==> flow/design.v (excerpt) <==
module ipod_player(
    input  logic        clk,
    input  logic        reset,
    input  logic [7:0]  kbd_ascii,
    input  logic        speed_up,
    input  logic        speed_down,
    input  logic        speed_reset,
    input  logic        direction,
    input  logic [31:0] flash_readdata,
    input  logic        flash_readdatavalid,
    output logic        flash_read,
    output logic [3:0]  flash_byteenable,
    output logic [22:0] flash_address,
    output logic [15:0] audio_data,
    output logic        sample_clk
);
logic D,B,E,F,R;
logic [1:0] state2;
logic idle;
logic [6:0] state;
logic [15:0] out;
logic [22:0] nextaddress;
logic [22:0] currentaddress;
logic newclock1;
logic newclock1_q;
logic addr_en;
logic [31:0] d1;
logic resetcounter1;
logic [31:0] prevaddvalue;
logic [31:0] addvalue;
logic edgeclock1;
keyintegration speedcontrol(.clk(clk),.rst(reset),.addvalue(addvalue),.prevaddvalue(prevaddvalue),.keys({speed_reset,speed_up,speed_down}));
  ...
Size in the first run: roughly 92 I/O pins.
Settings: LEC_CHECK=0, CAP_MARGIN=5, CORE_ASPECT_RATIO=0.5, CORE_MARGIN=9, CORE_UTILIZATION=51, PLACE_DENSITY_LB_ADDON=0.01, SETUP_SLACK_MARGIN=-2.0, SLEW_MARGIN=20, TNS_END_PERCENT=35; clock period 100.0 ns.
run.sh (not shown) runs the stock make flow with config.mk's settings and CLKGATE_MAP_FILE=.
Then changed:
Settings changed: CAP_MARGIN 5 to 20, CORE_ASPECT_RATIO 0.5 to default, CORE_MARGIN 9 to 2, CORE_UTILIZATION 51 to 40, PLACE_DENSITY_LB_ADDON 0.01 to default, TNS_END_PERCENT 35 to default.
Clock period 100.0 ns to 93.1 ns, I/O delays scaled along.
After rerunning:
- final area grows by roughly a tenth
- non-clock buffer count increases by 1262
- critical path depth is higher by 4
Then changed:
Settings changed: CORE_MARGIN 2 to 9, CORE_UTILIZATION 40 to 51, PLACE_DENSITY_LB_ADDON from default to 0.01.
Clock period 93.1 ns to 100.0 ns, I/O delays scaled along.
Outcome: Via count fell by about 6.5%; global-route usage rose by 2.3 points; area after synthesis does not change; clock-buffer cell count fell by 1; cell area fell by about 12%.
Then changed:
Settings changed: CORE_MARGIN 9 to 2, CORE_UTILIZATION 51 to 40, PLACE_DENSITY_LB_ADDON 0.01 to default, SETUP_SLACK_MARGIN -2.0 to 5.
Outcome:
- The new run passed the timing, DRC and antenna checks
- global-route usage came out lower by 3.8 points
- routed wire length grows by a few percent
- die size rose by about a fifth
- register-to-register slack is better by 6200 ps
- setup slack gets better by 6200 ps
- synthesized area does not change
- synthesized cell count stays the same
- first-iteration DRC count increases by a few percent
- core utilization fell by 11 points
Then changed:
Settings changed: CAP_MARGIN 20 to 15, GPL_TIMING_DRIVEN from default to 0, HOLD_SLACK_MARGIN from default to 0.21, PLACE_DENSITY_LB_ADDON from default to 0.09, SETUP_SLACK_MARGIN 5 to 5.0, TNS_END_PERCENT from default to 15.
The changed run completed without violations; critical path depth goes up by 8; cell count goes up slightly; via count goes up by a few percent; die size is unchanged; setup slack got worse by 1500 ps; final area goes up by a few percent.
Then changed:
Settings changed: CTS_CLUSTER_SIZE from default to 52, HOLD_SLACK_MARGIN 0.21 to default, MAX_ROUTING_LAYER from default to met4, MIN_ROUTING_LAYER from default to met2, TNS_END_PERCENT 15 to 20.
Clock period 100.0 ns to 132.0 ns, I/O delays scaled along.
Result:
- Now the flow aborted during global routing on GRT-0116
- synthesized cell count does not change
- die area stays the same
- synthesized area does not change

========
== v54 ==
The RTL this note starts from:
==> flow/design.v <==
module fsm(
input logic CLK_50M,
output logic [15:0] audiodata,
input logic [31:0] flash_mem_readdata,
input logic flash_mem_readdatavalid,
input logic reset,
input logic direction,
output logic [6:0] state,
input logic newclock1,
output flash_mem_read,
input logic idle,
output logic [15:0] out,
output [3:0] flash_mem_byteenable
);
parameter [6:0] start = 7'b000_0000;
parameter [6:0] read = 7'b010_0000;
parameter [6:0] waitread = 7'b110_1111;
parameter [6:0] play1 = 7'b101_1111;
parameter [6:0] play2 = 7'b111_1111;
always_ff @ (posedge CLK_50M, posedge reset)
	begin
	if (reset) begin
		state<=start;
		audiodata<=16'b0;
		end
	else 
		begin
		case(state)
		start: if(idle)begin
			state<=read;
			end
			else
			state<=start;
		read:begin
			state<=waitread;
			end
		waitread:begin
			if ( flash_mem_readdatavalid==1'b1) state<= play1;
			end	
		play1:
			begin 
			if (direction)
				begin
				if(newclock1) 
					begin
					state<=start;
					audiodata<= flash_mem_readdata [31:16];
					end
				else 
				audiodata<= flash_mem_readdata [31:16];
				end
			else
				begin 
				if(newclock1) 
					begin
					audiodata<= flash_mem_readdata [15:0];
					state<=play2;
					end
				else
				audiodata<= flash_mem_readdata [15:0];
				end
			end
		play2:
			begin 
			if (direction)
				begin
				if(newclock1) 
					begin
					state<=start;
					audiodata<= flash_mem_readdata [15:0];
					end
				else 
				audiodata<= flash_mem_readdata [15:0];
				end
			else
				begin
				if(newclock1) 
					begin
					state<=start;
					audiodata<= flash_mem_readdata [31:16];
					end
				else 
				audiodata<= flash_mem_readdata [31:16];
				end
			end
		default: state<=start;
		endcase
end 
		end 
assign flash_mem_read=~state[4];
assign flash_mem_byteenable={~state[3],~state[2],~state[1],~state[0]};
assign out =flash_mem_readdata[15:0];
endmodule 
module clockdiv (input logic [31:0] d,input logic [31:0] desiredfreq,input logic clk, input logic rst, output logic reset, output logic newclock);
always_ff @ (posedge clk, posedge rst)
begin
	if (rst)
		begin
		newclock<=1'b0;
		reset<=1'b0;
		end
	else if (d==((32'd25000000/(desiredfreq))-32'd1))
		begin
		newclock<=1'b1;
		reset<=1'b0;
		end
	else if (d>=((32'd50000000/(desiredfreq))-32'b1))
		begin
		newclock<=1'b0;
		reset<=1'b1;
		end
	else
		begin
		newclock<= newclock;
		reset<=1'b0;
		end
end
endmodule
module counter(input logic clk, input logic rst, input logic reset, output logic [31:0] Q);
always_ff @ (posedge clk, posedge rst)
begin 
	if (rst)
		Q<=32'b0;
	else if (reset)
		begin
		Q<=32'b1;
		end
	else
		Q<=Q+32'b1;
end
endmodule
module flipflop #(parameter width = 23)(input logic clk, input logic rst, input logic [width-1:0] d, output logic [width-1:0] q);
always_ff @(posedge clk, posedge rst)
if (rst) q<={width{1'b0}};
else q<=d;
endmodule
module keyboardaddr (input logic [22:0]  currentaddr,
	input logic D, E, B, F, R,
	output logic [1:0] state,
	input logic clk,
	input logic rst,
	input logic en,
output logic idle,
	output logic [22:0] nextaddr
	);
	parameter idleFW = 2'b00;
	parameter idleBW = 2'b01;
	parameter FW = 2'b10;
	parameter BW = 2'b11;
assign idle=state[1];	
	always_ff @ (posedge clk, posedge rst)
	begin
				if (rst) begin
					state<=idleFW;
					nextaddr<=23'b0;
				end
				else if (en)
					case(state)
					idleFW:	 
							if(R) begin		 
								state<=idleFW;
								nextaddr<=1'b0;
								end
							else if(B) begin  
								state<=idleBW;
								nextaddr<=currentaddr;	
								end
							else if(E) begin	 
								state<=FW;
								nextaddr<=currentaddr+1'b1;
								end
							else begin		 
								state<=idleFW;
								nextaddr<=currentaddr;
								end
					idleBW:
							if(R) begin		 
								state<=idleBW;
								nextaddr<=1'b0;
								end
							else if(F) begin		 
								state<=idleFW;
								nextaddr<=currentaddr;	
								end
							else if(B) begin		 
								state<=BW;
								nextaddr<=currentaddr+1'b1;
								end
							else begin		 
								state<=idleBW;
								nextaddr<=currentaddr;
								end
					FW:			
							if(currentaddr==32'h7ffff) begin
						nextaddr<=32'b0;
							end
							else if(R) begin		 
									state<=FW;
									nextaddr<=32'b0;
								end
								else if(B) begin		 
									state<=BW;
									nextaddr<=currentaddr-1'b1;	
								end
								else if(D) begin		 
									state<=idleFW;
									nextaddr<=currentaddr;
								end
								else begin		 
									state<=FW;
									nextaddr<=currentaddr+1'b1;						
								end
					BW:
			if(currentaddr==32'b0) begin
				nextaddr<=32'h7ffff;
				end
							else if(R) begin 
								state<=BW;
								nextaddr<=32'h7ffff;
								end
							else if(F) begin		 
								state<=FW;
								nextaddr<=currentaddr+1'b1;	
								end
							else if(D) begin		 
								state<=idleBW;
								nextaddr<=currentaddr;
								end
							else begin		 
								state<=BW;
								nextaddr<=currentaddr-1'b1;
								end
						default: state<= idleFW;
				endcase
			end
endmodule
module vDFF(clk, rst, en, in, out);
	input logic clk;
	input logic rst;
	input logic en;
	input logic [22:0] in;
	output logic [22:0] out;
	always_ff @(posedge clk, posedge rst)
		if (rst) out<=23'b0;
		else if (en) out<=in;
endmodule 
module keyboardint(kbd, D,E,B,F,R);
	input logic [7:0] kbd;
	output D,E,B,F,R;
parameter character_B =8'h42;
parameter character_D =8'h44;
parameter character_E =8'h45;
parameter character_F =8'h46;
parameter character_R =8'h52;
parameter character_lowercase_b= 8'h62;
parameter character_lowercase_d= 8'h64;
parameter character_lowercase_e= 8'h65;
parameter character_lowercase_f= 8'h66;
parameter character_lowercase_r= 8'h72;
		assign D = (character_D == kbd)| (character_lowercase_d == kbd);
		assign E = (character_E == kbd)| (character_lowercase_e == kbd);
		assign B = (character_B == kbd)| (character_lowercase_b == kbd);
		assign F = (character_F == kbd)| (character_lowercase_f == kbd);
		assign R = (character_R == kbd)| (character_lowercase_r == kbd);
endmodule
module keyintegration(clk,rst,addvalue,prevaddvalue,keys);
	input logic clk;
	input logic rst;
	input logic [2:0] keys;
	output logic [31:0] addvalue;
	input logic [31:0] prevaddvalue;
	always_ff @(posedge clk, posedge rst)begin
			if(rst) begin
				addvalue<=0;
			end
			else if(keys[2]) begin
				addvalue<=0;
			end
			else if(keys[1]) begin
				addvalue<=prevaddvalue+32'd1000;
			end
			else if(keys[0]) begin
				addvalue<=prevaddvalue-32'd1000;
			end
			else begin
				addvalue<=prevaddvalue;
			end
		end
endmodule
`default_nettype none
module ipod_player(
    input  logic        clk,
    input  logic        reset,
    input  logic [7:0]  kbd_ascii,
    input  logic        speed_up,
    input  logic        speed_down,
    input  logic        speed_reset,
    input  logic        direction,
    input  logic [31:0] flash_readdata,
    input  logic        flash_readdatavalid,
    output logic        flash_read,
    output logic [3:0]  flash_byteenable,
    output logic [22:0] flash_address,
    output logic [15:0] audio_data,
    output logic        sample_clk
);
logic D,B,E,F,R;
logic [1:0] state2;
logic idle;
logic [6:0] state;
logic [15:0] out;
logic [22:0] nextaddress;
logic [22:0] currentaddress;
logic newclock1;
logic newclock1_q;
logic addr_en;
logic [31:0] d1;
logic resetcounter1;
logic [31:0] prevaddvalue;
logic [31:0] addvalue;
logic edgeclock1;
keyintegration speedcontrol(.clk(clk),.rst(reset),.addvalue(addvalue),.prevaddvalue(prevaddvalue),.keys({speed_reset,speed_up,speed_down}));
flipflop #(32) addvalueff (.clk(clk), .rst(reset), .d(addvalue), .q(prevaddvalue));
clockdiv div1 (.d(d1),.desiredfreq(32'd22000+addvalue),.clk(clk),.rst(reset),.reset(resetcounter1),.newclock(newclock1));
counter counter1 (.clk(clk), .rst(reset), .reset(resetcounter1), .Q(d1));
always_ff @(posedge clk, posedge reset)
    if (reset) newclock1_q <= 1'b0;
    else       newclock1_q <= newclock1;
assign addr_en = newclock1 & ~newclock1_q;
keyboardaddr addressset (.currentaddr(currentaddress),.clk(clk),.rst(reset),.en(addr_en),.idle(idle),.state(state2),.D(D),.E(E),.B(B),.F(F),.R(R),.nextaddr(nextaddress));
keyboardint keyboardinput (.kbd(kbd_ascii), .D(D), .E(E), .B(B), .F(F), .R(R));
vDFF addrVDFF(.clk(clk),.rst(reset),.en(addr_en),.in(nextaddress),.out(currentaddress));
doublesync newclock_doublsync(.indata(newclock1), .outdata(edgeclock1), .clk(clk), .reset(reset));
fsm flash(
.CLK_50M(clk),
.direction(direction),
.audiodata(audio_data),
.flash_mem_readdata(flash_readdata),
.flash_mem_readdatavalid(flash_readdatavalid),
.reset(reset),
.state(state),
.out(out),
.idle(idle),
.newclock1(edgeclock1),
.flash_mem_byteenable(flash_byteenable),
.flash_mem_read(flash_read)
);
assign flash_address = currentaddress[22:0];
assign sample_clk = newclock1;
endmodule
module doublesync(input logic indata, input logic clk, input logic reset, output logic outdata);
logic reg1;
always_ff @(posedge clk, posedge reset)
    if (reset) begin
        reg1 <= 1'b0;
        outdata <= 1'b0;
    end else begin
        reg1 <= indata;
        outdata <= reg1;
    end
endmodule
`default_nettype wire
make LEC_CHECK=0 CAP_MARGIN=20 CORE_MARGIN=2 CORE_UTILIZATION=65 CTS_CLUSTER_DIAMETER=345 SETUP_SLACK_MARGIN=5 SLEW_MARGIN=20 finish   # period 58.5 ns
v54 did not finish: a tool error stopped it during clock tree synthesis (4_1_cts).
Input changes introduced in v50 (baseline for comparison: v54):
- CORE_UTILIZATION now 38, was 65
- CTS_CLUSTER_DIAMETER no longer set, was 345
- the clock period (ns, I/O delays scaled along) now 93.1, was 58.5
Notes after the runs:
As far as number of input and output port buffers inserted goes, v54 and v50 are indistinguishable; the numbers are identical.
The core utilization before placement number comes out higher for v54 vs v50.
Going from v54 to v50, area enclosed by the die boundary now larger; vertical die dimension rose about 30%.
v50 finished every stage and its layout cleared the timing, DRC and antenna checks.
Total core area on v50 is behind v54.
The run showing the smaller placer's final routability congestion estimate is v50.
Changes in v42 relative to v50:
- changing CORE_UTILIZATION from 38 to 40
- setting HOLD_SLACK_MARGIN to 0.21 for the first time
- setting TNS_END_PERCENT to 15 for the first time
- removing SETUP_SLACK_MARGIN (formerly 5)
- changing the clock period (ns, I/O delays scaled along) from 93.1 to 100.0
## What came out
- v42 finished all stages; the layout is clean.
- v50 ran to completion and came out clean on the timing, DRC and antenna checks.
- Going from v50 to v42, total of clock buffers placed in the layout rose by 1, first-pass GRT wire length lost about 6%, cell area lost 9.5%, layout net count went down by about 8%, final worst hold slack moved down.
- Comparing v50 and v42, the higher final design utilization was measured on v50.
- Final routed wirelength across all metal layers, v42 vs v50: down by a little under 10%
- Highest layer used for signal routing: met5 -> v50, met4 -> v42
The inputs of v38 differ from those of v42 as listed below.
- HOLD_SLACK_MARGIN removed (was 0.21)
- SETUP_SLACK_MARGIN newly set to 5
- TNS_END_PERCENT removed (was 15)
- the clock period (ns, I/O delays scaled along) changed from 100.0 to 93.1
## What came out
From v42 to v38 the numbers moved as follows: cell count climbed 9.5%; core utilization climbed 5.6 points; wire length climbed 4.7%; synthesis area per yosys barely changed.
When v38 is measured against v42, its critical path's largest stage delay turns out 0.13 ns lower.
Comparing v38 against v42, there is no change at all in iteration tally of the first detailed-router pass.
[v38] number of global-route vias before repair rose 6104 relative to v42
